==> wip/fjord: inputs <==
==> flow/design.v <==
module pe_fc(
		input clk,
		input rst_n,
		input signed [7:0] data_i,
		input signed [7:0] weight_i,
		input signed [15:0] bias_i,
		input en,
		input bias_en,
		input flush,
		output reg signed [31:0] data_o
);
reg signed [15:0] mul;
reg signed [15:0] add;    
always @(posedge clk or negedge rst_n) begin
	if (!rst_n)
		mul <= 0;
	else 
		mul <= data_i * weight_i;
end
always @(*) begin
	if (en)
		add = mul;
	else if (bias_en)
		add = bias_i;
	else
		add = 0;
end
always @(posedge clk or negedge rst_n) begin
	if (!rst_n)
		data_o <= 0;
	else if (flush)
		data_o <= mul;
	else 
		data_o <= data_o + add;
end
endmodule
module fc_top(
	input wire clk,
	input wire rst_n,
	input wire valid_i,
	input wire [9*8-1:0] data_in,
	input wire [9*8-1:0] weight1,
	input wire [9*8-1:0] weight2,
	input wire [31:0] bias,
	output reg valid_o,
	output reg [7:0] data1_o,
	output reg [7:0] data2_o
);
parameter M0 = 4'd11;  
parameter n = 15;  
reg [9*8-1:0] weight1_inst;
reg [9*8-1:0] weight2_inst;
reg [32-1:0]  bias_inst;
wire signed [7:0] input_div [8:0];
wire signed [7:0] weight1_div [8:0];
wire signed [7:0] weight2_div [8:0];
wire signed [15:0] bias1;
wire signed [15:0] bias2;
reg       fc_en;
reg [3:0] cnt;
reg [5:0] num_cnt;
reg pe_en;
reg bias_en;
reg flush;
reg signed [7:0] pe_data;
reg signed [7:0] pe_weight1;
reg signed [7:0] pe_weight2;
wire signed [31:0] data_o_1,data_o_2;
reg signed [35:0] data_big_1, data_big_2;
genvar input_allo;
generate for (input_allo=0; input_allo<9; input_allo=input_allo+1)
	begin: INPUT_ALLOCATION
		assign input_div[input_allo] = data_in[(input_allo+1)*8 -1-:8];	
	end
endgenerate
genvar weight_allo;
generate for (weight_allo=0; weight_allo<9; weight_allo=weight_allo+1)
	begin: WEIGHT_ALLOCATION
		assign weight1_div[weight_allo] = weight1_inst[(weight_allo+1)*8 -1-:8];	
		assign weight2_div[weight_allo] = weight2_inst[(weight_allo+1)*8 -1-:8];	
	end
endgenerate
assign bias1 = bias_inst[15:0];
assign bias2 = bias_inst[31:16];
always @(posedge clk or negedge rst_n) begin
	if (!rst_n)
		weight1_inst <= 0;
	else if (valid_i)
		weight1_inst <= weight1;
end
always @(posedge clk or negedge rst_n) begin
	if (!rst_n)
		weight2_inst <= 0;
	else if (valid_i)
		weight2_inst <= weight2;
end
always @(posedge clk or negedge rst_n) begin
	if (!rst_n)
		bias_inst <= 0;
	else if (valid_i)
		bias_inst <= bias;
end
always @(posedge clk or negedge rst_n) begin
	if (!rst_n)
		fc_en <= 1'b0;
	else if (valid_i)
		fc_en <= 1'b1;
	else if (cnt == 4'd11)
		fc_en <= 1'b0;
end
always @(posedge clk or negedge rst_n) begin
	if (!rst_n)
		cnt <= 0;
	else if (cnt == 4'd12)
		cnt <= 0;
	else if (valid_i | fc_en)
		cnt <= cnt + 1'b1;
end
always @(posedge clk or negedge rst_n) begin
	if (!rst_n)
		num_cnt <= 0;
	else if (num_cnt == 6'd32 && valid_i)
		num_cnt <= 6'd1;
	else if (valid_i)
		num_cnt <= num_cnt + 1'b1;
end
always @(posedge clk or negedge rst_n) begin
	if (!rst_n)
		pe_en <= 1'b0;
	else if ((cnt>= 5'd1) && (cnt<= 5'd9))
		pe_en <= 1'b1;
	else 
		pe_en <= 1'b0;
end
always @(posedge clk or negedge rst_n) begin
	if (!rst_n)
		bias_en <= 1'b0;
	else if ((cnt== 5'd10) && (num_cnt == 6'd1))
		bias_en <= 1'b1;
	else 
		bias_en <= 1'b0;
end
always @(posedge clk or negedge rst_n) begin
	if (!rst_n)
		flush <= 1'b0;
	else if ((cnt== 5'd1) && (num_cnt == 6'd1))
		flush <= 1'b1;
	else 
		flush <= 1'b0;
end
always @(*) begin
	if ((cnt>= 5'd1) && (cnt<= 5'd9))
		pe_data = input_div[cnt-1];
	else
		pe_data = 0;
end
always @(*) begin
	if ((cnt>= 5'd1) && (cnt<= 5'd9))
		pe_weight1 = weight1_div[cnt-1];
	else
		pe_weight1 = 0;
end
always @(*) begin
	if ((cnt>= 5'd1) && (cnt<= 5'd9))
		pe_weight2 = weight2_div[cnt-1];
	else
		pe_weight2 = 0;
end
pe_fc u_pe_fc1(
	.clk(clk),
	.rst_n(rst_n),
	.data_i(pe_data),
	.weight_i(pe_weight1),
	.bias_i(bias1),
	.en(pe_en),
	.bias_en(bias_en),
	.flush(flush),
	.data_o(data_o_1)
);
pe_fc u_pe_fc2(
	.clk(clk),
	.rst_n(rst_n),
	.data_i(pe_data),
	.weight_i(pe_weight2),
	.bias_i(bias2),
	.en(pe_en),
	.bias_en(bias_en),
	.flush(flush),
	.data_o(data_o_2)
);
always @(posedge clk or negedge rst_n) begin
	if (!rst_n)
		data_big_1 <= 0;
	else
		data_big_1 <= data_o_1 * $signed({1'b0, M0});
end
always @(posedge clk or negedge rst_n) begin
	if (!rst_n)
		data_big_2 <= 0;
	else
		data_big_2 <= data_o_2 * $signed({1'b0, M0});
end
always@(posedge clk or negedge rst_n) begin  
	if(!rst_n)
		data1_o <= 0;
	else if((cnt== 5'd12) && (num_cnt == 6'd32)) begin
		if (data_big_1[35])
			data1_o <= (&data_big_1[35:22])?data_big_1[22:15]:8'h80;
		else 
			data1_o <= data_big_1[35:22]?8'h7f:data_big_1[22:15];
	end
end
always@(posedge clk or negedge rst_n) begin  
	if(!rst_n)
		data2_o <= 0;
	else if((cnt== 5'd12) && (num_cnt == 6'd32)) begin
		if (data_big_2[35])
			data2_o <= (&data_big_2[35:22])?data_big_2[22:15]:8'h80;
		else 
			data2_o <= data_big_2[35:22]?8'h7f:data_big_2[22:15];
	end
end
always@(posedge clk or negedge rst_n) begin
	if(!rst_n)
		valid_o <= 1'b0;
	else if (valid_o)
		valid_o <= 1'b0;
	else if ((cnt== 5'd12) && (num_cnt == 6'd32))
		valid_o <= 1'b1;
end
endmodule 
==> flow/run.sh <==
#!/bin/bash
# the make line also repeats each setting of config.mk as NAME=value (left out here)
make -C /OpenROAD-flow-scripts/flow DESIGN_CONFIG=/design/flow/config.mk WORK_HOME=/design/flow/orfs CLKGATE_MAP_FILE= finish
==> flow/config.mk <==
export PLATFORM = sky130hd
export DESIGN_NAME = fc_top
export DESIGN_NICKNAME = fc_top
export VERILOG_FILES = /design/flow/design.v
export SDC_FILE = /design/flow/constraint.sdc
export NUM_CORES = 4
export LEC_CHECK = 0
export CAP_MARGIN = 20
export CORE_MARGIN = 2
export CORE_UTILIZATION = 40
export PLACE_DENSITY = 0.6
export SLEW_MARGIN = 20
==> flow/constraint.sdc <==
create_clock -name core_clock -period 7.57 [get_ports {clk}]
set_input_delay 1.5140 -clock core_clock [delete_from_list [all_inputs] [get_ports {clk}]]
set_output_delay 1.5140 -clock core_clock [all_outputs]
set_load 0.01 [all_outputs]
==> inputs of wip/nickel, as changes to wip/fjord <==
==> flow/config.mk (replaced) <==
export PLATFORM = sky130hd
export DESIGN_NAME = fc_top
export DESIGN_NICKNAME = fc_top
export VERILOG_FILES = /design/flow/design.v
export SDC_FILE = /design/flow/constraint.sdc
export NUM_CORES = 4
export LEC_CHECK = 0
export ABC_AREA = 1
export CAP_MARGIN = 25
export CORE_ASPECT_RATIO = 1.12
export CORE_MARGIN = 2
export CORE_UTILIZATION = 26
export CTS_CLUSTER_DIAMETER = 61
export GPL_TIMING_DRIVEN = 0
export MAX_ROUTING_LAYER = met4
export MIN_ROUTING_LAYER = met2
export PLACE_DENSITY = 0.66
export SETUP_SLACK_MARGIN = 0.54
export SLEW_MARGIN = 30
export TNS_END_PERCENT = 85
==> flow/constraint.sdc (replaced) <==
create_clock -name core_clock -period 13.3 [get_ports {clk}]
set_input_delay 2.6600 -clock core_clock [delete_from_list [all_inputs] [get_ports {clk}]]
set_output_delay 2.6600 -clock core_clock [all_outputs]
set_load 0.01 [all_outputs]
==> run notes <==
Notes on the flow run.

- The run finished with no timing, DRC or antenna violations.
- The count of TritonRoute iterations in the first routing pass is 12, for reference.
- The highest clock rate this design can be run at is around 0.14 GHz.
- Before any placement, the netlist area is recorded as slightly above 30,000 sq um.
- The maximum number of pins on one net before global-route repair is 78, for reference.
- Global routing consumed, on the met2 layer, roughly 34% of the routing resources.
- Clock skew on the completed layout was measured at about 0.068 ns.
- The report puts the cell count of the worst reg-to-reg path at 22.
- The sequential fraction of total cell area is 22.87%, for reference.
- The end-of-flow core utilization is a little under a third, for reference.
- On met1, the global router reports a usage of 0%.
- By area the synthesized netlist is led by sky130_fd_sc_hd__dfrtp_1, sky130_fd_sc_hd__nand2_1, sky130_fd_sc_hd__fa_1.
- For this run, the number of standard cells in the final layout without fillers is around 6,400.
[end of results for wip/nickel]
==> run notes <==
Notes on the flow run.

- The flow ran to the end and the layout has no timing, DRC or antenna violations.
- The number of antenna cells inserted is 0, for reference.
- Derived from the worst setup path, the maximum achievable clock frequency is ~0.14 GHz.
- Yosys attributes the largest share of cell area to sky130_fd_sc_hd__dfrtp_1, sky130_fd_sc_hd__fa_1, sky130_fd_sc_hd__ha_1.
- The finished layout reports a core utilization of 47.82%.
- The count of TritonRoute iterations in the first routing pass is 8, for reference.
- met2 track demand over resource after global routing is between 30% and 40%.
- For met1 alone, demand over resource in global routing was 26.21%.
- In the final layout, flip-flops and latches take up 25.88% of the cell area.
- The first global-routing pass estimated around 120 mm of wire.
- The layout overhead on the synthesized area is 18.72%, for reference.
- The summed instance area of the synthesized netlist is ~28,000 sq um, for reference.
- The number of cells in the finished layout apart from fillers is between 4,000 and 5,000, for reference.
- Looking at the critical path, the highest net fanout was 15.
- The post-synthesis chip area from yosys is between 20,000 and 30,000 sq um, for reference.
- The worst clock skew on the final layout is between 0.02 and 0.03 ns, for reference.
- The maximum number of pins on one net before global-route repair is approximately 160, for reference.
[end of results for wip/fjord]
